## flow/design.v

```verilog
module mdc (clk, rst_n, start, A, B, out, done);
input clk, rst_n, start;
input [7:0] A, B;
output reg [7:0] out;
output reg done;
reg [1:0] state;
reg [7:0] A_aux, B_aux;
localparam IDLE = 2'b00;
localparam SUBTRACT = 2'b01;
localparam FINISHED = 2'b10;
always @(posedge clk or negedge rst_n) begin
    if (!rst_n) begin
        state <= IDLE;
        out <= 0;
        done <= 0;
    end else begin
        done <= 0;
        case (state)
            IDLE: begin
                state <= IDLE;
                if (start) begin
                    state <= SUBTRACT;
                    A_aux <= A;
                    B_aux <= B;
                end
            end
            SUBTRACT: begin
                state <= SUBTRACT;
                if (A_aux > B_aux)
                    A_aux <= A_aux - B_aux;
                else if (B_aux > A_aux)
                    B_aux <= B_aux - A_aux;
                else
                    state <= FINISHED;
            end
            FINISHED: begin
                state <= IDLE;
                done <= 1;
                out <= A_aux;
            end
            default: state <= IDLE;
        endcase
    end
end
endmodule
```

## flow/run.sh

```bash
#!/bin/bash
# the make line also repeats each setting of config.mk as NAME=value (left out here)
make -C /OpenROAD-flow-scripts/flow DESIGN_CONFIG=/design/flow/config.mk WORK_HOME=/design/flow/orfs CLKGATE_MAP_FILE= finish
```

## flow/config.mk

```make
export PLATFORM = sky130hd
export DESIGN_NAME = mdc
export DESIGN_NICKNAME = mdc
export VERILOG_FILES = /design/flow/design.v
export SDC_FILE = /design/flow/constraint.sdc
export NUM_CORES = 4
export LEC_CHECK = 0
export CAP_MARGIN = 30
export CORE_ASPECT_RATIO = 1.05
export CORE_MARGIN = 2
export CORE_UTILIZATION = 50
export CTS_BUF_LIST = sky130_fd_sc_hd__clkbuf_16
export CTS_CLUSTER_SIZE = 63
export GPL_ROUTABILITY_DRIVEN = 1
export MIN_ROUTING_LAYER = met2
export PLACE_DENSITY_LB_ADDON = 0.14
export SETUP_SLACK_MARGIN = -0.15
export SLEW_MARGIN = 20
```

## flow/constraint.sdc

```tcl
create_clock -name core_clock -period 4.75 [get_ports {clk}]
set_input_delay 0.9500 -clock core_clock [delete_from_list [all_inputs] [get_ports {clk}]]
set_output_delay 0.9500 -clock core_clock [all_outputs]
set_load 0.01 [all_outputs]
```

==> run_results.csv, run 1 <==
group,metric,value,unit
routing,dr.first_iter.drc_count,392,
yosys,top_cells_by_area,"edfxtp_1 24%, dfrtp_1 14%, ha_1 10%",
floorplan,die_w,65.4,um
yosys,flop_cell,"edfxtp_1",
pwr,ir_worst_vdd,0.000303,V
sta,skew,3.93,ps
sta,period_needed,2860,ps
yosys,adder_share,0.121,
routing,vias,2216,
yosys,top_cell,"inv_1",
pwr,p_sw,0.629,mW
pwr,power_density,645,mW/mm^2
place,dp_cells,274,
yosys,aoi_share,0.202,
yosys,synthCells,205,
sta,rsz0062_at_grt,"no",
floorplan,io_pins,28,
yosys,ys_cells,205,
clock_network,clock.latency.late_pin,270,ps
setup_path,crit_cells,7,
sta,tns,0,ps
routing,via_per_inst,7.97,
sta,tightest_slew,837,ps
pwr,seqPwrFrac,0.313,
setup_path,r2r_end,"A_aux[7]$_DFFE_PP_",
pwr,power_frac_comb,0.536,
setup_path,rr_worst_depth,7,
sta,max_freq,0.349,GHz
final_layout,nets,266,
sta,slew_violations,0,
routing,drc,0,
place,place.gp.congestion,0.887,
yosys,yosys_area,0.00198,sq mm
pwr,sw_frac_of_total,0.411,
yosys,syn_avg_cell_area,9.66,sq um
setup_path,cp_num_buf_inv,1,
pwr,p_total,1.53,mW
clock_network,clk_transition_reported_paths,70,ps
yosys,syn-num-nets,242,
place,place_hpwl,3490,um
sta,setup_violations,0,
routing,routed_wl,4660,um
yosys,synth-async-reset-ratio,0.429,
floorplan,chipArea,0.00448,sq mm
pwr,p_int,0.902,mW
worst_hold_path,min_to,"out[7]$_DFFE_PN0P_",
pwr,power_clock,0.232,mW
clock_network,numCtsBuffers,3,
global_routing,grt_max_degree,21,
final_layout,instances_no_fill,278,
yosys,edf_count,16,
routing,first_pass_iters,7,
global_routing,use_met1,0,
clock_network,post_cts_resized,0,
setup_path,cp-startpoint,"A_aux[0]$_DFFE_PP_",
clock_network,hold_buffers,0,
global_routing,grt_use_total,0.330,
global_routing,antenna_found_initial,0,
yosys,topCombFamilyByArea,"AND-OR/OR-AND gates",
setup_path,r2r-start,"A_aux[0]$_DFFE_PP_",
pwr,p_seq,0.479,mW
pwr,p_clk_frac,0.151,
worst_hold_path,hold_path.startpoint,"out[7]$_DFFE_PN0P_",
pwr,powerComb,0.820,mW
setup_path,endpoint,"A_aux[7]$_DFFE_PP_",
final_layout,syn_to_final_growth,20.0,%
setup_path,cp-end-kind,"flop",
clock_network,max-clock-path-buffers,2,
setup_path,crit_path_cell_trace,"inv_1 > ha_1 > fa_1 > nand2b_1 > a211oi_1 > o31ai_1 > a21oi_1",
clock_network,cts_tree,"built",
sta,fin_worst_hold_slack,507,ps
routing,antenna_cells,0,
clock_network,clock_sinks,28,
floorplan,core_area,0.00380,sq mm
setup_path,cp-start-kind,"flop",
yosys,xor_area_frac,0.00885,
yosys,ys_sh_mux,0.0569,
status,status,"finished clean",
yosys,yosys_warnings,1,
clock_network,htreeDepth,1,
floorplan,initCoreUtil,0.521,
floorplan,row_count,23,
yosys,synth_cell_types,38,
global_routing,met3_usage,0.393,
setup_path,cp.arrival,2760,ps
sta,fin_crit_sh,0.603,
yosys,top_area_cell,"edfxtp_1",
final_layout,utilization,0.625,
yosys,ys_ff,28,
yosys,ys_seq_frac,0.395,
pwr,p_leak,0.991,nW
setup_path,critical_path.top_delay_family,"AND-OR/OR-AND gates",
worst_hold_path,hp-class,"flop to flop",
global_routing,first_global_vias,2351,
setup_path,crit_path_top_delay_cell,"a21oi_1",
setup_path,crit_type,"flop to flop",
worst_hold_path,holdPathStages,1,
global_routing,busiest_layer,"met2",
yosys,simple_gate_area_frac,0.146,
yosys,syn-cell-area,0.00198,sq mm
pwr,maxPowerGroup,"combinational cells",
routing,wl_per_cell,16.7,um
clock_network,cts_setup_buffers,0,
global_routing,grt_overflow,0,
setup_path,r2r_slack,1890,ps
sta,slew_headroom,0.442,
setup_path,crit_path_max_fanout,8,
yosys,common_cells,"22 x inv_1, 16 x edfxtp_1, 16 x ha_1",
clock_network,cts_root_buf,"clkbuf_16",
setup_path,slowest_delay,700,ps
global_routing,grt_util_met2,0.432,
place,io_buffers,27,
setup_path,crit_required,4640,ps
global_routing,grt_pass1_wl,7390,um
flow_run,maxCapViolCount,0,
routing,ant_nets,0,
sta,hold_viol,0,
flow_run,warnings,34,
yosys,yosys.area.top_type_share,0.243,
floorplan,die_h,68.5,um
## metal layers
layer  up-vias  share of wire
met1       794              0
met5         -              0
li1        775              -
met3        78           0.36
met4         0          0.082
met2       569           0.55
## final cells by class
class | count | area, sq um
Multi-Input combinational cell | 144 | 1060
Clock buffer | 4 | 100
Timing Repair Buffer | 29 | 285
Fill cell | 347 | 1420
Inverter | 23 | 86.3
Sequential cell | 28 | 782
Tap cell | 50 | 62.6
## through the flow
| step | setup slack (ps) | area, sq um |
|---|---|---|
| after floorplan | 2160 | 1980 |
| after global placement | 1800 | 2270 |
| after detailed placement | 1650 | 2270 |
| after CTS | 1940 | 2370 |
| after global routing | 1740 | 2370 |
| final | 1890 | 2370 |
==> run 2: changes to the inputs <==
CAP_MARGIN = 20   (was 30)
CELL_PAD_IN_SITES_DETAIL_PLACEMENT = 1   (was unset)
CELL_PAD_IN_SITES_GLOBAL_PLACEMENT = 1   (was unset)
CORE_ASPECT_RATIO = unset   (was 1.05)
CORE_MARGIN = 8   (was 2)
CORE_UTILIZATION = 71   (was 50)
CTS_CLUSTER_DIAMETER = 356   (was unset)
CTS_CLUSTER_SIZE = unset   (was 63)
GPL_ROUTABILITY_DRIVEN = 0   (was 1)
PLACE_DENSITY_LB_ADDON = 0.06   (was 0.14)
SETUP_SLACK_MARGIN = 0.2   (was -0.15)
SLEW_MARGIN = 15   (was 20)
clock period = 4.0 ns   (was 4.75 ns; I/O delays follow)
==> run 2 against run 1 <==
The flow now stops in global placement without I/O. Synthesized cell count did not move. Area after synthesis did not move. Die size rose by 5.7%.
==> run_results.csv, run 2 <==
group,metric,value,unit
yosys,yosys_area,0.00198,sq mm
yosys,top_area_cell,"edfxtp_1",
yosys,topCombFamilyByArea,"AND-OR/OR-AND gates",
floorplan,row_count,19,
yosys,adder_share,0.121,
yosys,common_cells,"22 x inv_1, 16 x edfxtp_1, 16 x ha_1",
yosys,yosys.area.top_type_share,0.243,
yosys,synthCells,205,
status,haltStage,"global placement without I/O",
floorplan,die_h,68.8,um
yosys,top_cells_by_area,"edfxtp_1 24%, dfrtp_1 14%, ha_1 10%",
floorplan,initCoreUtil,0.730,
yosys,syn-cell-area,0.00198,sq mm
yosys,ys_ff,28,
yosys,synth-async-reset-ratio,0.429,
yosys,syn-num-nets,242,
yosys,top_cell,"inv_1",
status,tool.error,"[ERROR FLW-0024] Place density exceeds 1.0 (current PLACE_DENSITY_LB_ADDON =  0.06). Please check if the value of  PLACE_DENSITY_LB_ADDON is between 0 and 0.99.",
yosys,xor_area_frac,0.00885,
yosys,aoi_share,0.202,
yosys,yosys_warnings,1,
yosys,flop_cell,"edfxtp_1",
yosys,ys_seq_frac,0.395,
yosys,synth_cell_types,38,
yosys,ys_cells,205,
yosys,ys_sh_mux,0.0569,
floorplan,chipArea,0.00473,sq mm
floorplan,die_w,68.8,um
status,status,"did not finish",
yosys,simple_gate_area_frac,0.146,
yosys,syn_avg_cell_area,9.66,sq um
floorplan,core_area,0.00271,sq mm
yosys,edf_count,16,
==> run 3: changes to the inputs <==
CAP_MARGIN = 15   (was 20)
CELL_PAD_IN_SITES_DETAIL_PLACEMENT = unset   (was 1)
CELL_PAD_IN_SITES_GLOBAL_PLACEMENT = unset   (was 1)
CORE_ASPECT_RATIO = 0.9   (was unset)
CORE_MARGIN = 4   (was 8)
CORE_UTILIZATION = 43   (was 71)
CTS_CLUSTER_DIAMETER = unset   (was 356)
GPL_ROUTABILITY_DRIVEN = 1   (was 0)
HOLD_SLACK_MARGIN = 0.23   (was unset)
MIN_ROUTING_LAYER = unset   (was met2)
PLACE_DENSITY_LB_ADDON = 0.1   (was 0.06)
SETUP_SLACK_MARGIN = unset   (was 0.2)
TNS_END_PERCENT = 40   (was unset)
==> run 3 against run 2 <==
Now clean on timing, DRC and antenna. Die size increased by 22%. Area after synthesis unchanged. Synthesized cell count unchanged.
==> run_results.csv, run 3 <==
group,metric,value,unit
pwr,powerComb,0.972,mW
yosys,synthCells,205,
setup_path,endpoint,"A_aux[4]$_DFFE_PP_",
clock_network,clock_sinks,28,
clock_network,cts_setup_buffers,0,
setup_path,crit_path_top_delay_cell,"a21oi_1",
yosys,ys_cells,205,
yosys,adder_share,0.121,
setup_path,r2r_end,"A_aux[4]$_DFFE_PP_",
routing,via_per_inst,5.46,
routing,dr.first_iter.drc_count,51,
sta,setup_ws,1300,ps
yosys,edf_count,16,
floorplan,chipArea,0.00575,sq mm
clock_network,hold_buffers,0,
floorplan,io_pins,28,
yosys,top_area_cell,"edfxtp_1",
routing,first_pass_iters,4,
yosys,syn-cell-area,0.00198,sq mm
setup_path,slowest_delay,610,ps
yosys,synth_cell_types,38,
floorplan,die_w,79.5,um
routing,wl_per_cell,15.3,um
final_layout,nets,268,
pwr,p_sw,0.714,mW
place,dp_cells,288,
pwr,sw_frac_of_total,0.399,
setup_path,crit_required,3900,ps
clock_network,cts_root_buf,"clkbuf_16",
setup_path,cp-end-kind,"flop",
setup_path,cp_num_buf_inv,1,
pwr,p_leak,1.00,nW
setup_path,cp.arrival,2590,ps
sta,rsz0062_at_grt,"no",
sta,hold_viol,0,
yosys,yosys_warnings,1,
yosys,syn_avg_cell_area,9.66,sq um
pwr,p_clk_frac,0.155,
yosys,topCombFamilyByArea,"AND-OR/OR-AND gates",
routing,drc,0,
setup_path,cp-startpoint,"A_aux[0]$_DFFE_PP_",
sta,tns,0,ps
flow_run,maxCapViolCount,0,
pwr,power_density,744,mW/mm^2
setup_path,crit_cells,7,
yosys,aoi_share,0.202,
routing,vias,1593,
setup_path,critical_path.top_delay_family,"AND-OR/OR-AND gates",
sta,fin_worst_hold_slack,507,ps
yosys,syn-num-nets,242,
floorplan,row_count,23,
floorplan,initCoreUtil,0.444,
sta,period_needed,2700,ps
worst_hold_path,hold_path.startpoint,"out[3]$_DFFE_PN0P_",
clock_network,max-clock-path-buffers,2,
pwr,p_int,1.08,mW
yosys,top_cells_by_area,"edfxtp_1 24%, dfrtp_1 14%, ha_1 10%",
global_routing,grt_max_degree,21,
yosys,ys_ff,28,
sta,slew_headroom,0.524,
clock_network,clk_transition_reported_paths,70,ps
global_routing,grt_use_total,0.164,
yosys,xor_area_frac,0.00885,
setup_path,crit_path_max_fanout,8,
flow_run,warnings,34,
place,place_hpwl,3410,um
final_layout,instances_no_fill,292,
status,status,"finished clean",
sta,fin_crit_sh,0.675,
setup_path,crit_type,"flop to flop",
setup_path,r2r_slack,1300,ps
yosys,yosys_area,0.00198,sq mm
sta,tightest_slew,714,ps
pwr,power_clock,0.278,mW
setup_path,cp-start-kind,"flop",
clock_network,htreeDepth,1,
worst_hold_path,holdPathStages,1,
setup_path,rr_worst_depth,7,
clock_network,clock.latency.late_pin,270,ps
pwr,power_frac_comb,0.543,
yosys,ys_seq_frac,0.395,
yosys,flop_cell,"edfxtp_1",
global_routing,first_global_vias,1491,
pwr,p_seq,0.540,mW
floorplan,core_area,0.00446,sq mm
worst_hold_path,min_to,"out[3]$_DFFE_PN0P_",
global_routing,grt_overflow,0,
sta,skew,11.6,ps
global_routing,grt_pass1_wl,7450,um
worst_hold_path,hp-class,"flop to flop",
final_layout,syn_to_final_growth,21.5,%
clock_network,numCtsBuffers,3,
sta,max_freq,0.371,GHz
routing,antenna_cells,0,
yosys,top_cell,"inv_1",
floorplan,die_h,72.4,um
clock_network,cts_tree,"built",
global_routing,antenna_found_initial,0,
routing,routed_wl,4470,um
yosys,yosys.area.top_type_share,0.243,
place,place.gp.congestion,0.820,
setup_path,r2r-start,"A_aux[0]$_DFFE_PP_",
yosys,simple_gate_area_frac,0.146,
clock_network,post_cts_resized,0,
setup_path,crit_path_cell_trace,"inv_1 > ha_1 > fa_1 > nand2b_1 > a211oi_1 > o31ai_1 > a21oi_1",
yosys,common_cells,"22 x inv_1, 16 x edfxtp_1, 16 x ha_1",
place,place_ws,1310,ps
pwr,seqPwrFrac,0.302,
sta,slew_violations,0,
yosys,synth-async-reset-ratio,0.429,
pwr,maxPowerGroup,"combinational cells",
place,io_buffers,27,
pwr,ir_worst_vdd,0.000293,V
routing,ant_nets,0,
yosys,ys_sh_mux,0.0569,
sta,setup_violations,0,
## run 3: area by class of cell
type                    count  area, sq um
fillers                   401         2060
multi-input cells         144         1060
flip-flops and latches     28          782
repair buffers             31          300
clock buffers               4          100
inverters                  23         86.3
well taps                  62         77.6
## run 3: layer usage
metal | vias up | track usage | share of wire
li1 | 787 | - | -
met1 | 750 | 0.242 | 0.49
met2 | 51 | 0.253 | 0.44
met3 | 5 | 0.0310 | 0.058
met4 | 0 | 0.0286 | 0.0081
met5 | - | 0 | 0
## run 3: through the flow
stage | total power, mW | utilization | instance area (sq um)
3_5_place_dp | 1.51 | 0.517 | 2300
3_3_place_gp | 1.50 | 0.517 | 2300
6_report | 1.79 | 0.539 | 2400
4_1_cts | 1.80 | 0.539 | 2400
2_1_floorplan | 1.22 | - | 1980
5_1_grt | 1.93 | 0.539 | 2400
==> run 4: changes to the inputs <==
ABC_AREA = 1   (was unset)
CAP_MARGIN = 0   (was 15)
CORE_ASPECT_RATIO = unset   (was 0.9)
CORE_MARGIN = 2   (was 4)
CORE_UTILIZATION = 68   (was 43)
CTS_CLUSTER_DIAMETER = 357   (was unset)
CTS_CLUSTER_SIZE = 89   (was unset)
GPL_ROUTABILITY_DRIVEN = unset   (was 1)
GPL_TIMING_DRIVEN = 1   (was unset)
HOLD_SLACK_MARGIN = 0.24   (was 0.23)
PLACE_DENSITY = 0.35   (was unset)
PLACE_DENSITY_LB_ADDON = unset   (was 0.1)
SETUP_SLACK_MARGIN = -0.13   (was unset)
SLEW_MARGIN = 20   (was 15)
TNS_END_PERCENT = unset   (was 40)
clock period = 2.07 ns   (was 4.0 ns; I/O delays follow)
==> run 4 against run 3 <==
Now fails the layout checks on setup timing. Fmax is 23% higher. Non-clock buffer count increased by 8. Worst setup slack got worse by 1400 ps. Critical endpoint is now B_aux[6]$_DFFE_PP_. Largest cell class unchanged.
==> run_results.csv, run 4 <==
group,metric,value,unit
global_routing,grt_max_degree,21,
setup_path,r2r-start,"A_aux[0]$_DFFE_PP_",
sta,max_freq,0.454,GHz
clock_network,cts_tree,"built",
yosys,yosys_area,0.00189,sq mm
routing,first_pass_iters,5,
yosys,synth-async-reset-ratio,0.429,
yosys,yosys.area.top_type_share,0.254,
yosys,ys_sh_mux,0,
yosys,yosys_warnings,1,
sta,period_needed,2200,ps
yosys,ys_ff,28,
place,place_hpwl,3510,um
sta,hold_viol,0,
yosys,top_cells_by_area,"edfxtp_1 25%, nand2_1 16%, dfrtp_1 15%",
yosys,synthCells,246,
routing,ant_nets,0,
clock_network,clock.latency.late_pin,270,ps
sta,tightest_slew,498,ps
yosys,synth_cell_types,20,
setup_path,crit_path_cell_trace,"ha_1 > fa_1 > inv_1 > nand2_1 > nand2_2 > nand3_1 > nand2_1 > a21oi_1 > nor2_1 > buf_4",
yosys,topCombFamilyByArea,"simple AND/OR/NAND/NOR gates",
flow_run,maxCapViolCount,0,
setup_path,cp-start-kind,"flop",
floorplan,die_w,56.7,um
setup_path,crit_type,"flop to flop",
pwr,powerComb,1.96,mW
clock_network,clock_sinks,28,
place,io_buffers,27,
sta,skew,1.24,ps
routing,antenna_cells,0,
floorplan,initCoreUtil,0.703,
global_routing,grt_pass1_wl,8000,um
yosys,syn-cell-area,0.00189,sq mm
pwr,ir_worst_vdd,0.00123,V
floorplan,core_area,0.00269,sq mm
setup_path,crit_path_top_delay_cell,"edfxtp_1",
routing,routed_wl,5670,um
sta,fin_crit_sh,1.06,
floorplan,io_pins,28,
pwr,p_total,3.41,mW
setup_path,crit_cells,10,
pwr,sw_frac_of_total,0.451,
yosys,edf_count,16,
setup_path,cp-startpoint,"A_aux[0]$_DFFE_PP_",
yosys,top_area_cell,"edfxtp_1",
sta,slew_violations,0,
pwr,power_clock,0.462,mW
setup_path,crit_path_max_fanout,4,
floorplan,die_h,56.7,um
routing,wl_per_cell,18.1,um
floorplan,chipArea,0.00321,sq mm
pwr,maxPowerGroup,"combinational cells",
setup_path,slowest_delay,400,ps
setup_path,r2r_slack,-130,ps
global_routing,grt_overflow,0,
place,place.gp.congestion,0.922,
yosys,simple_gate_area_frac,0.270,
routing,drc,0,
pwr,p_clk_frac,0.135,
final_layout,syn_to_final_growth,25.4,%
setup_path,endpoint,"B_aux[6]$_DFFE_PP_",
setup_path,crit_top_cell,"nand2_1",
setup_path,cp.arrival,2190,ps
yosys,adder_share,0.127,
yosys,xor_area_frac,0.0186,
routing,via_per_inst,5.89,
global_routing,grt_use_total,0.328,
status,status,"complete, but fails checks",
yosys,common_cells,"81 x nand2_1, 44 x inv_1, 19 x nand3_1",
sta,setup_ws,-131,ps
pwr,power_density,1440,mW/mm^2
worst_hold_path,hp-class,"primary input to async pin",
yosys,ys_seq_frac,0.414,
yosys,syn-num-nets,283,
setup_path,cp_num_buf_inv,2,
sta,setup_violations,17,
floorplan,row_count,19,
pwr,p_seq,0.991,mW
clock_network,clk_transition_reported_paths,70,ps
yosys,aoi_share,0.0689,
global_routing,first_global_vias,1726,
setup_path,crit_required,2060,ps
global_routing,antenna_found_initial,0,
final_layout,nFillCells,151,
clock_network,max-clock-path-buffers,2,
clock_network,numCtsBuffers,3,
yosys,ys_cells,246,
sta,fin_worst_hold_slack,479,ps
setup_path,r2r_end,"B_aux[6]$_DFFE_PP_",
routing,dr.first_iter.drc_count,167,
final_layout,nets,321,
pwr,p_sw,1.54,mW
pwr,p_leak,1.22,nW
yosys,syn_avg_cell_area,7.68,sq um
pwr,seqPwrFrac,0.290,
flow_run,warnings,36,
routing,vias,1850,
setup_path,rr_worst_depth,10,
pwr,p_int,1.87,mW
yosys,top_cell,"nand2_1",
status,violations,"setup timing",
clock_network,htreeDepth,1,
setup_path,critical_path.top_delay_family,"adder cells",
pwr,power_frac_comb,0.574,
yosys,flop_cell,"edfxtp_1",
sta,slew_headroom,0.668,
sta,tns,-1670,ps
clock_network,cts_root_buf,"clkbuf_16",
setup_path,cp-end-kind,"flop",
[run 4: timing repair]
action | in CTS | in global routing
pin swaps | 0 | 2
setup endpoints to repair | 8 | 17
resized | 1 | 10
buffers inserted | 0 | 1
hold buffers | 0 | 0
[run 4: per-layer routing]
layer | wire length, um | part of all wire | vias up | track usage
met5 | 0 | 0 | - | 0
met1 | 2030 | 0.36 | 819 | 0.420
met3 | 533 | 0.094 | 46 | 0.0484
met4 | 395 | 0.070 | 0 | 0.119
met2 | 2710 | 0.48 | 145 | 0.560
li1 | - | - | 840 | -
[run 4: area by class of cell]
| type | instances | area, sq um | area share |
|---|---|---|---|
| flip-flops and latches | 28 | 782 | 0.330 |
| well taps | 31 | 38.8 | 0.0164 |
| clock buffers | 3 | 75.1 | 0.0317 |
| clock inverters | 1 | 3.75 | 0.00158 |
| multi-input cells | 168 | 940 | 0.397 |
| repair buffers | 39 | 364 | 0.154 |
| inverters | 44 | 165 | 0.0697 |
[run 4: through the flow]
| stage | area (sq um) | cells | worst slack [ps] | util |
|---|---|---|---|---|
| finish | 2370 | 314 | -131 | 0.882 |
| global placement | 2250 | 309 | 5.39 | 0.839 |
| global route | 2370 | 314 | -184 | 0.882 |
| CTS | 2340 | 313 | -106 | 0.870 |
| detailed placement | 2250 | 309 | -128 | 0.839 |
| floorplan | 1890 | 246 | -103 | - |
==> run 5: changes to the inputs <==
ABC_AREA = unset   (was 1)
CAP_MARGIN = 20   (was 0)
CORE_UTILIZATION = 65   (was 68)
CTS_CLUSTER_DIAMETER = unset   (was 357)
CTS_CLUSTER_SIZE = unset   (was 89)
GPL_TIMING_DRIVEN = unset   (was 1)
HOLD_SLACK_MARGIN = -0.09   (was 0.24)
PLACE_DENSITY = unset   (was 0.35)
SETUP_SLACK_MARGIN = unset   (was -0.13)
clock period = 2.15 ns   (was 2.07 ns; I/O delays follow)
==> run 5 against run 4 <==
Still fails the layout checks on setup timing. Sequential power up 7%. Critical path type unchanged. Area after synthesis up 4.8%. Sequential cell count is the same. First-iteration DRC count increased by 74%. Register-to-register slack lost 120 ps. Hold slack improved by 33 ps. Total power rose by 27%. Global-route usage rose by 5.4 points.
==> run_results.csv, run 5 <==
group,metric,value,unit
status,status,"complete, but fails checks",
status,violations,"setup timing",
global_routing,grt_use_total,0.382,
yosys,edf_count,16,
yosys,synthCells,205,
yosys,syn-cell-area,0.00198,sq mm
setup_path,rr_worst_depth,8,
final_layout,utilization,0.923,
setup_path,slowest_delay,450,ps
setup_path,crit_cells,8,
routing,routed_wl,7880,um
yosys,adder_share,0.121,
worst_hold_path,holdPathStages,1,
pwr,seqPwrFrac,0.245,
routing,wl_per_cell,27.1,um
yosys,aoi_share,0.202,
yosys,xor_area_frac,0.00885,
floorplan,initCoreUtil,0.665,
yosys,ys_ff,28,
floorplan,chipArea,0.00350,sq mm
setup_path,crit_path_top_delay_cell,"edfxtp_1",
clock_network,cts_root_buf,"clkbuf_16",
place,io_buffers,27,
sta,hold_viol,0,
global_routing,grt_pass1_wl,9540,um
sta,setup_violations,22,
setup_path,critical_path.top_delay_family,"AND-OR/OR-AND gates",
setup_path,crit_path_max_fanout,8,
clock_network,cts_tree,"built",
yosys,top_cell,"inv_1",
sta,tightest_slew,486,ps
global_routing,grt_overflow,0,
floorplan,core_area,0.00298,sq mm
global_routing,first_global_vias,1940,
yosys,yosys_warnings,1,
yosys,top_cells_by_area,"edfxtp_1 24%, dfrtp_1 14%, ha_1 10%",
sta,tns,-4340,ps
setup_path,endpoint,"B_aux[7]$_DFFE_PP_",
clock_network,numCtsBuffers,3,
pwr,p_sw,1.92,mW
pwr,power_frac_comb,0.652,
setup_path,cp_num_buf_inv,2,
setup_path,r2r_slack,-250,ps
sta,skew,4.16,ps
pwr,power_density,1570,mW/mm^2
setup_path,r2r-start,"A_aux[0]$_DFFE_PP_",
setup_path,crit_type,"flop to flop",
routing,dr.first_iter.drc_count,290,
setup_path,crit_path_cell_trace,"inv_2 > ha_4 > fa_2 > nand2b_4 > a211oi_4 > o31a_1 > o31ai_4 > buf_12",
yosys,flop_cell,"edfxtp_1",
flow_run,warnings,38,
sta,slew_headroom,0.668,
yosys,yosys.area.top_type_share,0.243,
yosys,top_area_cell,"edfxtp_1",
place,place_hpwl,4260,um
floorplan,io_pins,28,
sta,slew_violations,0,
routing,first_pass_iters,5,
clock_network,hold_buffers,0,
yosys,synth-async-reset-ratio,0.429,
yosys,yosys_area,0.00198,sq mm
floorplan,die_h,59.2,um
yosys,ys_cells,205,
worst_hold_path,min_to,"out[3]$_DFFE_PN0P_",
floorplan,row_count,20,
final_layout,nets,296,
pwr,p_int,2.39,mW
pwr,p_clk_frac,0.103,
pwr,power_clock,0.443,mW
clock_network,max-clock-path-buffers,2,
worst_hold_path,hp-class,"flop to flop",
pwr,ir_worst_vdd,0.00104,V
clock_network,clk_transition_reported_paths,70,ps
routing,ant_nets,0,
pwr,powerComb,2.82,mW
yosys,syn_avg_cell_area,9.66,sq um
yosys,ys_sh_mux,0.0569,
place,place.gp.congestion,0.883,
routing,vias,2148,
pwr,maxPowerGroup,"combinational cells",
pwr,p_leak,1.15,nW
setup_path,cp.arrival,2440,ps
yosys,simple_gate_area_frac,0.146,
sta,rsz0062_at_grt,"yes",
pwr,sw_frac_of_total,0.446,
yosys,ys_seq_frac,0.395,
flow_run,maxCapViolCount,0,
yosys,common_cells,"22 x inv_1, 16 x edfxtp_1, 16 x ha_1",
sta,period_needed,2400,ps
setup_path,r2r_end,"B_aux[7]$_DFFE_PP_",
yosys,synth_cell_types,38,
clock_network,htreeDepth,1,
clock_network,clock.latency.late_pin,270,ps
pwr,p_total,4.32,mW
routing,via_per_inst,7.38,
yosys,syn-num-nets,242,
sta,fin_crit_sh,1.12,
global_routing,antenna_found_initial,0,
routing,antenna_cells,0,
yosys,topCombFamilyByArea,"AND-OR/OR-AND gates",
pwr,p_seq,1.06,mW
sta,setup_ws,-254,ps
global_routing,grt_max_degree,19,
clock_network,clock_sinks,28,
setup_path,cp-start-kind,"flop",
floorplan,die_w,59.2,um
setup_path,cp-end-kind,"flop",
sta,max_freq,0.416,GHz
setup_path,crit_required,2190,ps
setup_path,cp-startpoint,"A_aux[0]$_DFFE_PP_",
final_layout,syn_to_final_growth,38.8,%
worst_hold_path,hold_path.startpoint,"out[3]$_DFFE_PN0P_",
routing,drc,0,
run 5: routing by layer:
metal	global-route usage	share of wire
met1	0.419	0.34
met3	0.0786	0.12
met4	0.237	0.089
met2	0.666	0.46
met5	0	0
run 5: stage by stage:
stage               hold slack, ps  worst slack, ps  instances  area [sq um]
floorplan                      134             5.35        205          2030
global placement               489            -32.2        279          2480
detailed placement             496             -137        279          2480
CTS                            511            -75.4        287          2640
global route                   529             -238        291          2750
finish                         513             -254        291          2750
run 5: cell type report:
cell class	instances	area, sq um
clock inverters	1	3.75
fillers	108	230
clock buffers	3	75.1
inverters	23	86.3
flip-flops and latches	28	782
multi-input cells	144	1230
well taps	33	41.3
repair buffers	59	527
run 5: repair_timing:
item	CTS	global route
pin swaps	7	2
resized	9	12
endpoints found under the setup margin	18	20
gates cloned	0	0
setup buffers	4	6
==> run 6: changes to the inputs <==
ABC_AREA = 1   (was unset)
CAP_MARGIN = 0   (was 20)
CORE_UTILIZATION = 66   (was 65)
CTS_CLUSTER_SIZE = 89   (was unset)
GPL_TIMING_DRIVEN = 1   (was unset)
HOLD_SLACK_MARGIN = 0.29   (was -0.09)
PLACE_DENSITY = 0.44   (was unset)
SETUP_SLACK_MARGIN = 0.52   (was unset)
clock period = 1.74 ns   (was 2.15 ns; I/O delays follow)
==> run 6 against run 5 <==
The flow now stops in clock tree synthesis. Synthesized cell count is 20% higher. Area after synthesis is 4.6% lower. Die size is 5.7% lower.
==> run_results.csv, run 6 <==
group,metric,value,unit
yosys,syn-cell-area,0.00189,sq mm
yosys,topCombFamilyByArea,"simple AND/OR/NAND/NOR gates",
yosys,syn_avg_cell_area,7.68,sq um
place,place_ws,-403,ps
floorplan,core_area,0.00273,sq mm
yosys,top_cell,"nand2_1",
status,haltStage,"clock tree synthesis",
yosys,top_area_cell,"edfxtp_1",
status,tool.error,"[ERROR DPL-0038] Utilization greater than 100%, impossible to legalize",
yosys,synth-async-reset-ratio,0.429,
yosys,adder_share,0.127,
yosys,ys_seq_frac,0.414,
yosys,ys_cells,246,
status,status,"did not finish",
yosys,synth_cell_types,20,
floorplan,chipArea,0.00330,sq mm
yosys,flop_cell,"edfxtp_1",
place,place.gp.congestion,0.914,
place,io_buffers,27,
yosys,yosys_warnings,1,
floorplan,row_count,19,
yosys,common_cells,"81 x nand2_1, 44 x inv_1, 19 x nand3_1",
yosys,edf_count,16,
place,placed_area,0.00254,sq mm
yosys,ys_sh_mux,0,
place,dp_cells,335,
yosys,aoi_share,0.0689,
floorplan,initCoreUtil,0.691,
yosys,top_cells_by_area,"edfxtp_1 25%, nand2_1 16%, dfrtp_1 15%",
floorplan,die_h,57.5,um
yosys,ys_ff,28,
yosys,syn-num-nets,283,
yosys,synthCells,246,
yosys,xor_area_frac,0.0186,
yosys,yosys_area,0.00189,sq mm
floorplan,io_pins,28,
yosys,simple_gate_area_frac,0.270,
place,place_hpwl,5230,um
yosys,yosys.area.top_type_share,0.254,
floorplan,die_w,57.5,um
==> run 7: changes to the inputs <==
CAP_MARGIN = 20   (was 0)
CORE_UTILIZATION = 69   (was 66)
CTS_CLUSTER_DIAMETER = 248   (was unset)
CTS_CLUSTER_SIZE = unset   (was 89)
GPL_TIMING_DRIVEN = unset   (was 1)
HOLD_SLACK_MARGIN = unset   (was 0.29)
PLACE_DENSITY = 0.4   (was 0.44)
SETUP_SLACK_MARGIN = 0.63   (was 0.52)
clock period = 2.64 ns   (was 1.74 ns; I/O delays follow)
==> run 7 against run 6 <==
The run fails in global routing. Area after synthesis is the same. Die size is 4.0% lower. Synthesized cell count stayed put.
==> run_results.csv, run 7 <==
group,metric,value,unit
yosys,syn-num-nets,283,
yosys,yosys.area.top_type_share,0.254,
clock_network,max-clock-path-buffers,2,
yosys,common_cells,"81 x nand2_1, 44 x inv_1, 19 x nand3_1",
place,place.gp.congestion,0.903,
yosys,flop_cell,"edfxtp_1",
clock_network,cts_root_buf,"clkbuf_16",
place,place_hpwl,3040,um
yosys,syn_avg_cell_area,7.68,sq um
status,haltStage,"global routing",
clock_network,clock_sinks,28,
yosys,synth-async-reset-ratio,0.429,
yosys,top_area_cell,"edfxtp_1",
yosys,adder_share,0.127,
yosys,xor_area_frac,0.0186,
clock_network,numCtsBuffers,3,
yosys,simple_gate_area_frac,0.270,
floorplan,initCoreUtil,0.742,
yosys,ys_ff,28,
status,tool.error,"[ERROR DPL-0038] Utilization greater than 100%, impossible to legalize",
yosys,ys_cells,246,
yosys,yosys_area,0.00189,sq mm
yosys,aoi_share,0.0689,
clock_network,htreeDepth,1,
yosys,top_cell,"nand2_1",
yosys,synthCells,246,
floorplan,die_w,56.3,um
yosys,topCombFamilyByArea,"simple AND/OR/NAND/NOR gates",
yosys,ys_sh_mux,0,
status,status,"did not finish",
floorplan,die_h,56.3,um
place,io_buffers,27,
floorplan,chipArea,0.00317,sq mm
yosys,synth_cell_types,20,
yosys,yosys_warnings,1,
yosys,edf_count,16,
floorplan,io_pins,28,
yosys,top_cells_by_area,"edfxtp_1 25%, nand2_1 16%, dfrtp_1 15%",
clock_network,hold_buffers,0,
yosys,ys_seq_frac,0.414,
yosys,syn-cell-area,0.00189,sq mm
floorplan,row_count,18,
floorplan,core_area,0.00254,sq mm
[run 7: per-stage QoR]
| stage | hold slack, ps | total power [mW] | instances | area (sq um) | worst slack, ps |
|---|---|---|---|---|---|
| 4_1_cts | 511 | 2.63 | 310 | 2440 | 580 |
| 3_5_place_dp | 499 | 2.02 | 299 | 2200 | 471 |
| 3_3_place_gp | 490 | 1.97 | 299 | 2200 | 507 |
| 2_1_floorplan | 232 | 1.64 | 246 | 1900 | 664 |
[run 7: repair_timing]
action / in CTS
gates resized: 27
setup endpoints to repair: 16
pin swaps: 8
buffers inserted: 7
==> run 8: changes to the inputs <==
ABC_AREA = unset   (was 1)
CORE_UTILIZATION = 40   (was 69)
CTS_CLUSTER_DIAMETER = unset   (was 248)
PLACE_DENSITY = unset   (was 0.4)
SETUP_SLACK_MARGIN = unset   (was 0.63)
clock period = 4.15 ns   (was 2.64 ns; I/O delays follow)
==> run 8 against run 7 <==
Die size grew 74%. Now clean on timing, DRC and antenna. Synthesized cell count shrank 17%. Area after synthesis grew 4.8%.
==> run_results.csv, run 8 <==
group,metric,value,unit
yosys,adder_share,0.121,
floorplan,die_w,74.3,um
routing,drc,0,
sta,fin_crit_sh,0.653,
setup_path,cp_num_buf_inv,1,
yosys,simple_gate_area_frac,0.146,
global_routing,grt_max_degree,21,
final_layout,nets,268,
sta,tns,0,ps
pwr,power_clock,0.268,mW
sta,skew,3.24,ps
yosys,yosys_area,0.00198,sq mm
pwr,power_frac_comb,0.545,
yosys,synth-async-reset-ratio,0.429,
floorplan,initCoreUtil,0.416,
global_routing,first_global_vias,1475,
routing,antenna_cells,0,
final_layout,utilization,0.507,
yosys,flop_cell,"edfxtp_1",
sta,slew_headroom,0.481,
yosys,ys_seq_frac,0.395,
routing,dr.first_iter.drc_count,83,
sta,setup_violations,0,
clock_network,post_cts_resized,0,
yosys,common_cells,"22 x inv_1, 16 x edfxtp_1, 16 x ha_1",
setup_path,cp.arrival,2610,ps
yosys,aoi_share,0.202,
yosys,edf_count,16,
sta,max_freq,0.369,GHz
status,status,"finished clean",
yosys,top_cell,"inv_1",
flow_run,warnings,34,
pwr,p_sw,0.688,mW
setup_path,cp-end-kind,"flop",
global_routing,grt_pass1_wl,7030,um
worst_hold_path,min_to,"out[5]$_DFFE_PN0P_",
yosys,topCombFamilyByArea,"AND-OR/OR-AND gates",
routing,via_per_inst,5.27,
setup_path,crit_path_cell_trace,"inv_1 > ha_1 > fa_1 > nand2b_1 > a211oi_1 > o31ai_1 > a21oi_1",
yosys,ys_sh_mux,0.0569,
yosys,yosys_warnings,1,
pwr,p_seq,0.516,mW
setup_path,cp-startpoint,"A_aux[0]$_DFFE_PP_",
pwr,p_int,1.04,mW
sta,rsz0062_at_grt,"no",
clock_network,hold_buffers,0,
setup_path,critical_path.top_delay_family,"AND-OR/OR-AND gates",
place,place_ws,1410,ps
yosys,syn-cell-area,0.00198,sq mm
place,place.gp.congestion,0.865,
yosys,top_area_cell,"edfxtp_1",
sta,setup_ws,1440,ps
floorplan,die_h,74.3,um
routing,ant_nets,0,
worst_hold_path,hp-class,"flop to flop",
flow_run,maxCapViolCount,0,
yosys,top_cells_by_area,"edfxtp_1 24%, dfrtp_1 14%, ha_1 10%",
setup_path,rr_worst_depth,7,
yosys,synthCells,205,
yosys,yosys.area.top_type_share,0.243,
worst_hold_path,holdPathStages,1,
routing,first_pass_iters,4,
setup_path,r2r_slack,1440,ps
sta,period_needed,2710,ps
routing,wl_per_cell,14.8,um
sta,slew_violations,0,
setup_path,slowest_delay,650,ps
sta,hold_viol,0,
place,place_hpwl,3350,um
final_layout,syn_to_final_growth,21.8,%
clock_network,max-clock-path-buffers,2,
yosys,synth_cell_types,38,
worst_hold_path,hold_path.startpoint,"out[5]$_DFFE_PN0P_",
sta,tightest_slew,779,ps
floorplan,io_pins,28,
global_routing,antenna_found_initial,0,
setup_path,crit_required,4050,ps
floorplan,chipArea,0.00553,sq mm
setup_path,r2r-start,"A_aux[0]$_DFFE_PP_",
yosys,syn_avg_cell_area,9.66,sq um
place,io_buffers,27,
clock_network,cts_root_buf,"clkbuf_16",
clock_network,cts_setup_buffers,0,
pwr,power_density,716,mW/mm^2
clock_network,clock.latency.late_pin,270,ps
yosys,syn-num-nets,242,
pwr,seqPwrFrac,0.299,
clock_network,htreeDepth,1,
clock_network,clk_transition_reported_paths,70,ps
routing,vias,1564,
setup_path,r2r_end,"A_aux[2]$_DFFE_PP_",
setup_path,crit_cells,7,
yosys,ys_cells,205,
floorplan,row_count,25,
pwr,p_leak,1.00,nW
pwr,ir_worst_vdd,0.000250,V
pwr,sw_frac_of_total,0.398,
clock_network,cts_tree,"built",
yosys,xor_area_frac,0.00885,
setup_path,endpoint,"A_aux[2]$_DFFE_PP_",
routing,routed_wl,4410,um
setup_path,crit_path_top_delay_cell,"a21oi_1",
floorplan,core_area,0.00475,sq mm
pwr,p_clk_frac,0.155,
pwr,maxPowerGroup,"combinational cells",
yosys,ys_ff,28,
setup_path,crit_path_max_fanout,8,
setup_path,crit_type,"flop to flop",
global_routing,grt_overflow,0,
clock_network,clock_sinks,28,
clock_network,numCtsBuffers,3,
pwr,powerComb,0.941,mW
global_routing,grt_use_total,0.172,
setup_path,cp-start-kind,"flop",
==> run 8: final cells by class <==
cell class / instances / area [sq um]
clock buffer: 4 / 100
fill: 475 / 2340
inverter: 23 / 86.3
multi-input combinational: 144 / 1060
sequential: 28 / 782
tap: 67 / 83.8
timing repair buffer: 31 / 300
==> run 8: metrics by stage <==
stage	hold slack (ps)	instances	power [mW]	instance area (sq um)
after floorplan	352	205	1.18	1980
after global placement	495	293	1.47	2310
after detailed placement	495	293	1.46	2310
after CTS	511	297	1.74	2410
after global routing	523	297	1.86	2410
final	508	297	1.73	2410
==> run 8: routing by layer <==
metal | track usage | part of all wire | routed length, um | vias to the layer above
met5 | 0 | 0 | 0 | -
met4 | 0.0437 | 0.0073 | 32 | 0
met1 | 0.230 | 0.48 | 2100 | 733
li1 | - | - | - | 790
met3 | 0.0285 | 0.036 | 160 | 4
met2 | 0.293 | 0.48 | 2120 | 37
==> run 9: changes to the inputs <==
ABC_AREA = 1   (was unset)
CORE_UTILIZATION = 62   (was 40)
CTS_CLUSTER_SIZE = 99   (was unset)
clock period = 1.68 ns   (was 4.15 ns; I/O delays follow)
==> run 9 against run 8 <==
The run now fails in global routing. Area after synthesis shrank 4.6%. Die size decreased by 37%. Synthesized cell count rose by 20%.
==> run_results.csv, run 9 <==
group,metric,value,unit
yosys,ys_seq_frac,0.414,
floorplan,chipArea,0.00350,sq mm
floorplan,die_w,59.2,um
yosys,adder_share,0.127,
yosys,yosys_area,0.00189,sq mm
yosys,top_area_cell,"edfxtp_1",
clock_network,htreeDepth,1,
clock_network,cts_root_buf,"clkbuf_16",
place,dp_cells,338,
yosys,common_cells,"81 x nand2_1, 44 x inv_1, 19 x nand3_1",
status,haltStage,"global routing",
floorplan,row_count,20,
global_routing,grt_use_total,0.893,
place,io_buffers,27,
yosys,ys_sh_mux,0,
yosys,topCombFamilyByArea,"simple AND/OR/NAND/NOR gates",
yosys,xor_area_frac,0.0186,
yosys,ys_ff,28,
clock_network,clock_sinks,28,
clock_network,numCtsBuffers,3,
yosys,top_cell,"nand2_1",
floorplan,io_pins,28,
status,tool.error,"[ERROR GRT-0232] Routing congestion too high. Check the congestion heatmap in the GUI.",
yosys,syn_avg_cell_area,7.68,sq um
yosys,aoi_share,0.0689,
clock_network,hold_buffers,0,
yosys,top_cells_by_area,"edfxtp_1 25%, nand2_1 16%, dfrtp_1 15%",
place,place_hpwl,3310,um
yosys,yosys_warnings,1,
yosys,simple_gate_area_frac,0.270,
global_routing,grt_overflow,198,
yosys,synthCells,246,
yosys,syn-num-nets,283,
yosys,synth-async-reset-ratio,0.429,
yosys,flop_cell,"edfxtp_1",
status,status,"did not finish",
yosys,yosys.area.top_type_share,0.254,
clock_network,max-clock-path-buffers,2,
floorplan,core_area,0.00298,sq mm
yosys,synth_cell_types,20,
floorplan,initCoreUtil,0.634,
yosys,syn-cell-area,0.00189,sq mm
floorplan,die_h,59.2,um
place,place.gp.congestion,0.853,
yosys,edf_count,16,
yosys,ys_cells,246,
## run 9: layer usage
layer,track usage,GRT overflow
met1,0.846,0
met2,1.15,123
met3,0.592,0
met4,1.10,75
met5,0.0476,0
## run 9: metrics by stage
stage / setup slack [ps] / cell area [sq um]
CTS: -296 / 2830
floorplan: -204 / 1930
detailed placement: -400 / 2500
global placement: -333 / 2500
## run 9: timing repair
item                                    in CTS
gates cloned                                 0
endpoints found under the setup margin      28
pin swaps                                    8
buffers inserted                            10
gates resized                               47
==> run 10: changes to the inputs <==
ABC_AREA = unset   (was 1)
CAP_MARGIN = 40   (was 20)
CELL_PAD_IN_SITES_GLOBAL_PLACEMENT = 3   (was unset)
CORE_ASPECT_RATIO = 0.71   (was unset)
CORE_UTILIZATION = 49   (was 62)
CTS_CLUSTER_SIZE = 89   (was 99)
GPL_TIMING_DRIVEN = 0   (was unset)
HOLD_SLACK_MARGIN = 0.02   (was unset)
PLACE_DENSITY_LB_ADDON = 0.13   (was unset)
SETUP_SLACK_MARGIN = -0.13   (was unset)
clock period = 1.58 ns   (was 1.68 ns; I/O delays follow)
==> run 10 against run 9 <==
The run fails in global placement without I/O. Area after synthesis increased by 4.8%. Synthesized cell count shrank 17%. Die size increased by 31%.
==> run_results.csv, run 10 <==
group,metric,value,unit
yosys,aoi_share,0.202,
yosys,flop_cell,"edfxtp_1",
yosys,syn-cell-area,0.00198,sq mm
yosys,ys_ff,28,
yosys,yosys_area,0.00198,sq mm
floorplan,chipArea,0.00457,sq mm
yosys,synth-async-reset-ratio,0.429,
yosys,simple_gate_area_frac,0.146,
yosys,xor_area_frac,0.00885,
status,tool.error,"[ERROR FLW-0024] Place density exceeds 1.0 (current PLACE_DENSITY_LB_ADDON =  0.13). Please check if the value of  PLACE_DENSITY_LB_ADDON is between 0 and 0.99.",
yosys,adder_share,0.121,
yosys,top_cells_by_area,"edfxtp_1 24%, dfrtp_1 14%, ha_1 10%",
yosys,ys_seq_frac,0.395,
yosys,syn_avg_cell_area,9.66,sq um
yosys,synthCells,205,
yosys,common_cells,"22 x inv_1, 16 x edfxtp_1, 16 x ha_1",
yosys,ys_cells,205,
yosys,edf_count,16,
yosys,top_cell,"inv_1",
status,haltStage,"global placement without I/O",
yosys,ys_sh_mux,0.0569,
yosys,yosys_warnings,1,
yosys,top_area_cell,"edfxtp_1",
yosys,topCombFamilyByArea,"AND-OR/OR-AND gates",
yosys,synth_cell_types,38,
floorplan,core_area,0.00387,sq mm
status,status,"did not finish",
yosys,syn-num-nets,242,
floorplan,initCoreUtil,0.511,
floorplan,die_h,57.6,um
floorplan,row_count,19,
yosys,yosys.area.top_type_share,0.243,
floorplan,die_w,79.4,um
==> run 11: changes to the inputs <==
ABC_AREA = 1   (was unset)
CAP_MARGIN = 0   (was 40)
CELL_PAD_IN_SITES_GLOBAL_PLACEMENT = unset   (was 3)
CORE_ASPECT_RATIO = unset   (was 0.71)
CORE_UTILIZATION = 72   (was 49)
CTS_CLUSTER_DIAMETER = 391   (was unset)
CTS_CLUSTER_SIZE = 96   (was 89)
GPL_TIMING_DRIVEN = unset   (was 0)
HOLD_SLACK_MARGIN = unset   (was 0.02)
PLACE_DENSITY_LB_ADDON = unset   (was 0.13)
SETUP_SLACK_MARGIN = unset   (was -0.13)
TNS_END_PERCENT = 5   (was unset)
clock period = 1.92 ns   (was 1.58 ns; I/O delays follow)
==> run 11 against run 10 <==
The run fails in detailed placement. Synthesized cell count up 20%. Die size down 33%. Area after synthesis down 4.6%.
==> run_results.csv, run 11 <==
group,metric,value,unit
status,status,"did not finish",
status,haltStage,"detailed placement",
status,tool.error,"[ERROR DPL-0033] detailed placement checks failed during check placement.",
yosys,synth-async-reset-ratio,0.429,
yosys,common_cells,"81 x nand2_1, 44 x inv_1, 19 x nand3_1",
floorplan,die_w,55.2,um
yosys,yosys_area,0.00189,sq mm
yosys,ys_ff,28,
floorplan,chipArea,0.00305,sq mm
place,io_buffers,27,
yosys,ys_cells,246,
yosys,xor_area_frac,0.0186,
yosys,adder_share,0.127,
yosys,top_area_cell,"edfxtp_1",
yosys,ys_sh_mux,0,
floorplan,io_pins,28,
yosys,yosys.area.top_type_share,0.254,
floorplan,initCoreUtil,0.762,
yosys,aoi_share,0.0689,
yosys,syn_avg_cell_area,7.68,sq um
yosys,synth_cell_types,20,
floorplan,core_area,0.00248,sq mm
yosys,syn-num-nets,283,
yosys,edf_count,16,
yosys,top_cells_by_area,"edfxtp_1 25%, nand2_1 16%, dfrtp_1 15%",
yosys,simple_gate_area_frac,0.270,
yosys,flop_cell,"edfxtp_1",
floorplan,die_h,55.2,um
yosys,ys_seq_frac,0.414,
yosys,yosys_warnings,1,
yosys,topCombFamilyByArea,"simple AND/OR/NAND/NOR gates",
place,place.gp.congestion,0.927,
yosys,syn-cell-area,0.00189,sq mm
yosys,top_cell,"nand2_1",
floorplan,row_count,18,
yosys,synthCells,246,
==> run 12: changes to the inputs <==
ABC_AREA = unset   (was 1)
CAP_MARGIN = 40   (was 0)
CTS_CLUSTER_DIAMETER = unset   (was 391)
CTS_CLUSTER_SIZE = 69   (was 96)
GPL_TIMING_DRIVEN = 1   (was unset)
HOLD_SLACK_MARGIN = -0.09   (was unset)
PLACE_DENSITY = 0.67   (was unset)
SETUP_SLACK_MARGIN = 0.29   (was unset)
TNS_END_PERCENT = unset   (was 5)
clock period = 3.94 ns   (was 1.92 ns; I/O delays follow)
==> run 12 against run 11 <==
Now clean on timing, DRC and antenna. Area after synthesis up 4.8%. Die size is 4.5% higher. Synthesized cell count fell by 17%.
==> run_results.csv, run 12 <==
group,metric,value,unit
sta,tightest_slew,813,ps
clock_network,clk_transition_reported_paths,70,ps
setup_path,cp-end-kind,"flop",
final_layout,utilization,0.880,
routing,first_pass_iters,7,
worst_hold_path,hold_path.startpoint,"out[3]$_DFFE_PN0P_",
yosys,adder_share,0.121,
global_routing,grt_use_total,0.370,
yosys,yosys_area,0.00198,sq mm
sta,setup_violations,0,
sta,fin_crit_sh,0.771,
floorplan,chipArea,0.00318,sq mm
place,place_hpwl,3260,um
setup_path,crit_required,3840,ps
clock_network,clock.latency.late_pin,270,ps
setup_path,rr_worst_depth,7,
clock_network,cts_root_buf,"clkbuf_16",
routing,drc,0,
clock_network,max-clock-path-buffers,2,
yosys,ys_ff,28,
floorplan,die_w,56.4,um
routing,via_per_inst,6.90,
routing,ant_nets,0,
setup_path,crit_path_top_delay_cell,"a21oi_1",
setup_path,cp_num_buf_inv,1,
floorplan,row_count,19,
pwr,p_int,1.12,mW
setup_path,cp.arrival,2940,ps
sta,hold_viol,0,
setup_path,crit_cells,7,
pwr,power_density,816,mW/mm^2
global_routing,grt_overflow,0,
clock_network,numCtsBuffers,3,
clock_network,cts_setup_buffers,0,
pwr,p_clk_frac,0.163,
clock_network,clock_sinks,28,
flow_run,warnings,36,
floorplan,core_area,0.00269,sq mm
sta,period_needed,3040,ps
setup_path,cp-start-kind,"flop",
setup_path,r2r_end,"A_aux[3]$_DFFE_PP_",
worst_hold_path,hp-class,"flop to flop",
place,place.gp.congestion,0.829,
place,io_buffers,27,
setup_path,endpoint,"A_aux[3]$_DFFE_PP_",
clock_network,post_cts_resized,0,
final_layout,nets,267,
yosys,syn-num-nets,242,
global_routing,grt_max_degree,27,
setup_path,critical_path.top_delay_family,"AND-OR/OR-AND gates",
yosys,syn-cell-area,0.00198,sq mm
final_layout,fin_area,0.00236,sq mm
sta,skew,3.52,ps
pwr,power_clock,0.315,mW
pwr,maxPowerGroup,"combinational cells",
yosys,top_area_cell,"edfxtp_1",
pwr,seqPwrFrac,0.292,
yosys,flop_cell,"edfxtp_1",
clock_network,cts_tree,"built",
routing,routed_wl,5550,um
setup_path,r2r_slack,900,ps
setup_path,crit_path_cell_trace,"inv_1 > ha_1 > fa_1 > nand2b_1 > a211oi_1 > o31ai_1 > a21oi_1",
sta,slew_violations,0,
yosys,ys_cells,205,
yosys,syn_avg_cell_area,9.66,sq um
yosys,common_cells,"22 x inv_1, 16 x edfxtp_1, 16 x ha_1",
yosys,yosys.area.top_type_share,0.243,
yosys,topCombFamilyByArea,"AND-OR/OR-AND gates",
global_routing,grt_pass1_wl,9050,um
yosys,ys_sh_mux,0.0569,
floorplan,io_pins,28,
yosys,xor_area_frac,0.00885,
clock_network,hold_buffers,0,
yosys,synthCells,205,
yosys,aoi_share,0.202,
clock_network,htreeDepth,1,
setup_path,cp-startpoint,"A_aux[0]$_DFFE_PP_",
pwr,power_frac_comb,0.545,
worst_hold_path,min_to,"out[3]$_DFFE_PN0P_",
floorplan,die_h,56.4,um
final_layout,syn_to_final_growth,19.4,%
yosys,yosys_warnings,1,
sta,slew_headroom,0.458,
setup_path,slowest_delay,690,ps
flow_run,maxCapViolCount,0,
setup_path,crit_type,"flop to flop",
place,placed_area,0.00226,sq mm
status,status,"finished clean",
yosys,simple_gate_area_frac,0.146,
pwr,p_leak,0.998,nW
pwr,ir_worst_vdd,0.000735,V
routing,antenna_cells,0,
yosys,top_cell,"inv_1",
sta,tns,0,ps
pwr,powerComb,1.05,mW
yosys,ys_seq_frac,0.395,
pwr,p_seq,0.563,mW
routing,dr.first_iter.drc_count,197,
yosys,edf_count,16,
setup_path,r2r-start,"A_aux[0]$_DFFE_PP_",
routing,wl_per_cell,21.3,um
setup_path,crit_path_max_fanout,8,
global_routing,antenna_found_initial,0,
yosys,top_cells_by_area,"edfxtp_1 24%, dfrtp_1 14%, ha_1 10%",
pwr,p_sw,0.812,mW
global_routing,first_global_vias,1795,
yosys,synth-async-reset-ratio,0.429,
yosys,synth_cell_types,38,
sta,rsz0062_at_grt,"no",
pwr,sw_frac_of_total,0.421,
floorplan,initCoreUtil,0.737,
worst_hold_path,holdPathStages,1,
routing,vias,1795,
sta,max_freq,0.329,GHz
==> run 12: routing by layer <==
| layer | vias to the layer above | track usage | part of all wire |
|---|---|---|---|
| li1 | 782 | - | - |
| met1 | 819 | 0.481 | 0.37 |
| met2 | 162 | 0.590 | 0.48 |
| met3 | 32 | 0.0668 | 0.11 |
| met4 | 0 | 0.190 | 0.044 |
| met5 | - | 0 | 0 |
==> run 12: layout make-up <==
type / count / area, sq um
sequential: 28 / 782
multi-input combinational: 144 / 1060
tap: 31 / 38.8
clock inverter: 1 / 30.0
clock buffer: 3 / 75.1
fill: 140 / 323
timing repair buffer: 30 / 293
inverter: 23 / 86.3
==> run 12: per-stage QoR <==
step / setup slack (ps) / total power [mW] / instances / hold slack (ps)
2_1_floorplan: 1350 / 1.24 / 205 / 352
3_3_place_gp: 1340 / 1.47 / 256 / 489
3_5_place_dp: 1230 / 1.52 / 256 / 496
4_1_cts: 1080 / 1.88 / 260 / 524
5_1_grt: 856 / 2.02 / 260 / 543
6_report: 901 / 1.93 / 260 / 518
==> run 13: changes to the inputs <==
ABC_AREA = 1   (was unset)
CAP_MARGIN = 20   (was 40)
CORE_ASPECT_RATIO = 1.32   (was unset)
CORE_UTILIZATION = 69   (was 72)
CTS_CLUSTER_SIZE = 100   (was 69)
GPL_TIMING_DRIVEN = unset   (was 1)
HOLD_SLACK_MARGIN = unset   (was -0.09)
PLACE_DENSITY = unset   (was 0.67)
SETUP_SLACK_MARGIN = -0.12   (was 0.29)
SLEW_MARGIN = 40   (was 20)
clock period = 2.17 ns   (was 3.94 ns; I/O delays follow)
==> run 13 against run 12 <==
The layout now fails its checks (setup timing). Cell count rose by 20%. Worst setup slack got worse by 970 ps. Sequential power rose by 73%. Fmax rose by 36%. Count of clock-buffer cells in the layout did not move. Global-route usage fell by 0.33 points. Register-to-register slack got worse by 970 ps. Highest routed layer unchanged. Combinational power rose by 68%. Largest cell class unchanged. Die size fell by 0.30%.
==> run_results.csv, run 13 <==
group,metric,value,unit
status,status,"complete, but fails checks",
status,violations,"setup timing",
place,place.gp.congestion,0.910,
clock_network,clock.latency.late_pin,270,ps
setup_path,slowest_delay,450,ps
final_layout,nets,316,
place,io_buffers,27,
setup_path,r2r-start,"A_aux[5]$_DFFE_PP_",
routing,ant_nets,0,
yosys,syn-cell-area,0.00189,sq mm
setup_path,crit_cells,9,
pwr,ir_worst_vdd,0.000921,V
yosys,ys_sh_mux,0,
setup_path,critical_path.top_delay_family,"simple AND/OR/NAND/NOR gates",
final_layout,nFillCells,114,
yosys,flop_cell,"edfxtp_1",
routing,drc,0,
yosys,common_cells,"81 x nand2_1, 44 x inv_1, 19 x nand3_1",
setup_path,endpoint,"B_aux[1]$_DFFE_PP_",
routing,vias,1881,
sta,setup_ws,-66.0,ps
sta,fin_crit_sh,1.03,
pwr,power_clock,0.433,mW
pwr,sw_frac_of_total,0.455,
sta,skew,2.90,ps
pwr,p_clk_frac,0.137,
yosys,edf_count,16,
setup_path,cp.arrival,2220,ps
pwr,maxPowerGroup,"combinational cells",
clock_network,cts_root_buf,"clkbuf_16",
place,dp_cells,308,
flow_run,warnings,36,
yosys,ys_ff,28,
sta,tns,-865,ps
setup_path,crit_path_max_fanout,8,
routing,via_per_inst,6.03,
yosys,top_cell,"nand2_1",
yosys,adder_share,0.127,
setup_path,crit_path_cell_trace,"inv_1 > ha_1 > nand2_2 > nor2_4 > nand4_2 > nand3_1 > nand2_1 > nor2_1 > buf_6",
final_layout,instances_no_fill,312,
clock_network,clk_transition_reported_paths,70,ps
flow_run,maxCapViolCount,0,
yosys,ys_seq_frac,0.414,
global_routing,grt_pass1_wl,8690,um
yosys,synth-async-reset-ratio,0.429,
pwr,seqPwrFrac,0.307,
sta,hold_viol,0,
yosys,xor_area_frac,0.0186,
worst_hold_path,hp-class,"primary input to async pin",
pwr,p_leak,1.20,nW
global_routing,first_global_vias,1850,
routing,routed_wl,5590,um
final_layout,final-comb-area,923,sq um
setup_path,crit_path_top_delay_cell,"ha_1",
place,place_hpwl,3620,um
sta,slew_headroom,0.646,
pwr,powerComb,1.76,mW
yosys,aoi_share,0.0689,
global_routing,antenna_found_initial,0,
pwr,p_seq,0.974,mW
global_routing,grt_use_total,0.367,
yosys,synth_cell_types,20,
sta,period_needed,2240,ps
final_layout,syn_to_final_growth,23.0,%
final_layout,fin_area,0.00232,sq mm
sta,max_freq,0.447,GHz
floorplan,die_h,64.1,um
pwr,p_int,1.73,mW
setup_path,cp-end-kind,"flop",
setup_path,cp-start-kind,"flop",
clock_network,numCtsBuffers,3,
sta,tightest_slew,532,ps
routing,antenna_cells,0,
pwr,p_sw,1.44,mW
setup_path,crit_required,2150,ps
setup_path,cp_num_buf_inv,2,
yosys,yosys.area.top_type_share,0.254,
yosys,top_area_cell,"edfxtp_1",
yosys,ys_cells,246,
routing,wl_per_cell,17.9,um
clock_network,htreeDepth,1,
floorplan,die_w,49.5,um
yosys,yosys_area,0.00189,sq mm
place,placed_area,0.00223,sq mm
clock_network,max-clock-path-buffers,2,
floorplan,io_pins,28,
pwr,power_density,1360,mW/mm^2
setup_path,r2r_slack,-70,ps
routing,dr.first_iter.drc_count,195,
yosys,yosys_warnings,1,
clock_network,cts_tree,"built",
floorplan,initCoreUtil,0.733,
final_layout,seqCellArea,782,sq um
global_routing,grt_overflow,0,
clock_network,clock_sinks,28,
floorplan,core_area,0.00257,sq mm
setup_path,cp-startpoint,"A_aux[5]$_DFFE_PP_",
pwr,power_frac_comb,0.556,
yosys,top_cells_by_area,"edfxtp_1 25%, nand2_1 16%, dfrtp_1 15%",
yosys,syn-num-nets,283,
sta,slew_violations,0,
floorplan,row_count,21,
setup_path,r2r_end,"B_aux[1]$_DFFE_PP_",
yosys,topCombFamilyByArea,"simple AND/OR/NAND/NOR gates",
setup_path,crit_type,"flop to flop",
global_routing,grt_max_degree,26,
routing,first_pass_iters,6,
final_layout,utilization,0.902,
setup_path,rr_worst_depth,9,
yosys,synthCells,246,
clock_network,cts_setup_buffers,0,
yosys,syn_avg_cell_area,7.68,sq um
sta,setup_violations,16,
floorplan,chipArea,0.00317,sq mm
pwr,p_total,3.17,mW
yosys,simple_gate_area_frac,0.270,
[run 13: what timing repair did]
item                                    in CTS  in global routing
gates resized                                0                  5
endpoints found under the hold margin        0                  0
hold buffers                                 0                  0
endpoints found under the setup margin       0                 16
[run 13: stage by stage]
stage | setup WS, ps | hold WS [ps]
5_1_grt | -145 | 519
3_5_place_dp | 1.25 | 510
3_3_place_gp | 124 | 490
6_report | -66.0 | 493
2_1_floorplan | -2.80 | 138
4_1_cts | -83.4 | 499
[run 13: layout make-up]
cell class,instances,share of cell area
clock buffers,3,0.0323
clock inverters,1,0.00162
flip-flops and latches,28,0.337
inverters,44,0.0711
repair buffers,34,0.142
well taps,34,0.0183
multi-input cells,168,0.398
[run 13: routing by layer]
| layer | up-vias | part of all wire | track usage |
|---|---|---|---|
| met4 | 0 | 0.057 | 0.174 |
| met1 | 848 | 0.33 | 0.417 |
| li1 | 828 | - | - |
| met3 | 46 | 0.10 | 0.0257 |
| met2 | 159 | 0.51 | 0.683 |
| met5 | - | 0 | 0 |
==> run 14: changes to the inputs <==
CORE_ASPECT_RATIO = unset   (was 1.32)
CTS_CLUSTER_DIAMETER = 332   (was unset)
CTS_CLUSTER_SIZE = 95   (was 100)
PLACE_DENSITY = 0.36   (was unset)
SETUP_SLACK_MARGIN = 0.37   (was -0.12)
SLEW_MARGIN = 20   (was 40)
clock period = 2.46 ns   (was 2.17 ns; I/O delays follow)
==> run 14 against run 13 <==
The flow now stops in global routing. Area after synthesis is the same. Die size is 0.13% lower. Synthesized cell count stayed put.
==> run_results.csv, run 14 <==
group,metric,value,unit
clock_network,numCtsBuffers,3,
clock_network,cts_root_buf,"clkbuf_16",
floorplan,row_count,18,
yosys,topCombFamilyByArea,"simple AND/OR/NAND/NOR gates",
floorplan,io_pins,28,
yosys,ys_seq_frac,0.414,
yosys,top_cells_by_area,"edfxtp_1 25%, nand2_1 16%, dfrtp_1 15%",
place,dp_cells,301,
clock_network,max-clock-path-buffers,2,
yosys,synthCells,246,
clock_network,hold_buffers,0,
yosys,ys_cells,246,
yosys,ys_ff,28,
yosys,yosys_warnings,1,
yosys,yosys_area,0.00189,sq mm
floorplan,initCoreUtil,0.742,
yosys,syn-cell-area,0.00189,sq mm
floorplan,die_w,56.3,um
yosys,ys_sh_mux,0,
yosys,xor_area_frac,0.0186,
floorplan,die_h,56.3,um
yosys,top_cell,"nand2_1",
yosys,synth-async-reset-ratio,0.429,
yosys,synth_cell_types,20,
floorplan,chipArea,0.00317,sq mm
yosys,syn_avg_cell_area,7.68,sq um
yosys,top_area_cell,"edfxtp_1",
yosys,edf_count,16,
yosys,simple_gate_area_frac,0.270,
yosys,yosys.area.top_type_share,0.254,
place,place.gp.congestion,0.917,
yosys,common_cells,"81 x nand2_1, 44 x inv_1, 19 x nand3_1",
clock_network,clock_sinks,28,
yosys,adder_share,0.127,
place,io_buffers,27,
floorplan,core_area,0.00254,sq mm
status,tool.error,"[ERROR DPL-0033] detailed placement checks failed during check placement.",
clock_network,htreeDepth,1,
status,status,"did not finish",
place,place_hpwl,3230,um
yosys,flop_cell,"edfxtp_1",
status,haltStage,"global routing",
yosys,syn-num-nets,283,
yosys,aoi_share,0.0689,
==> run 14: timing repair <==
| item | in CTS |
|---|---|
| setup buffers | 2 |
| endpoints found under the setup margin | 16 |
| pin swaps | 2 |
| gates resized | 8 |
==> run 14: metrics by stage <==
| stage | worst slack, ps | area, sq um | util | hold slack (ps) | total power, mW |
|---|---|---|---|---|---|
| global placement | 243 | 2210 | 0.867 | 494 | 2.13 |
| floorplan | 443 | 1890 | - | 196 | 1.75 |
| CTS | 364 | 2340 | 0.918 | 512 | 2.70 |
| detailed placement | 172 | 2210 | 0.867 | 495 | 2.20 |
Power is estimated from default activity; no workload was simulated.
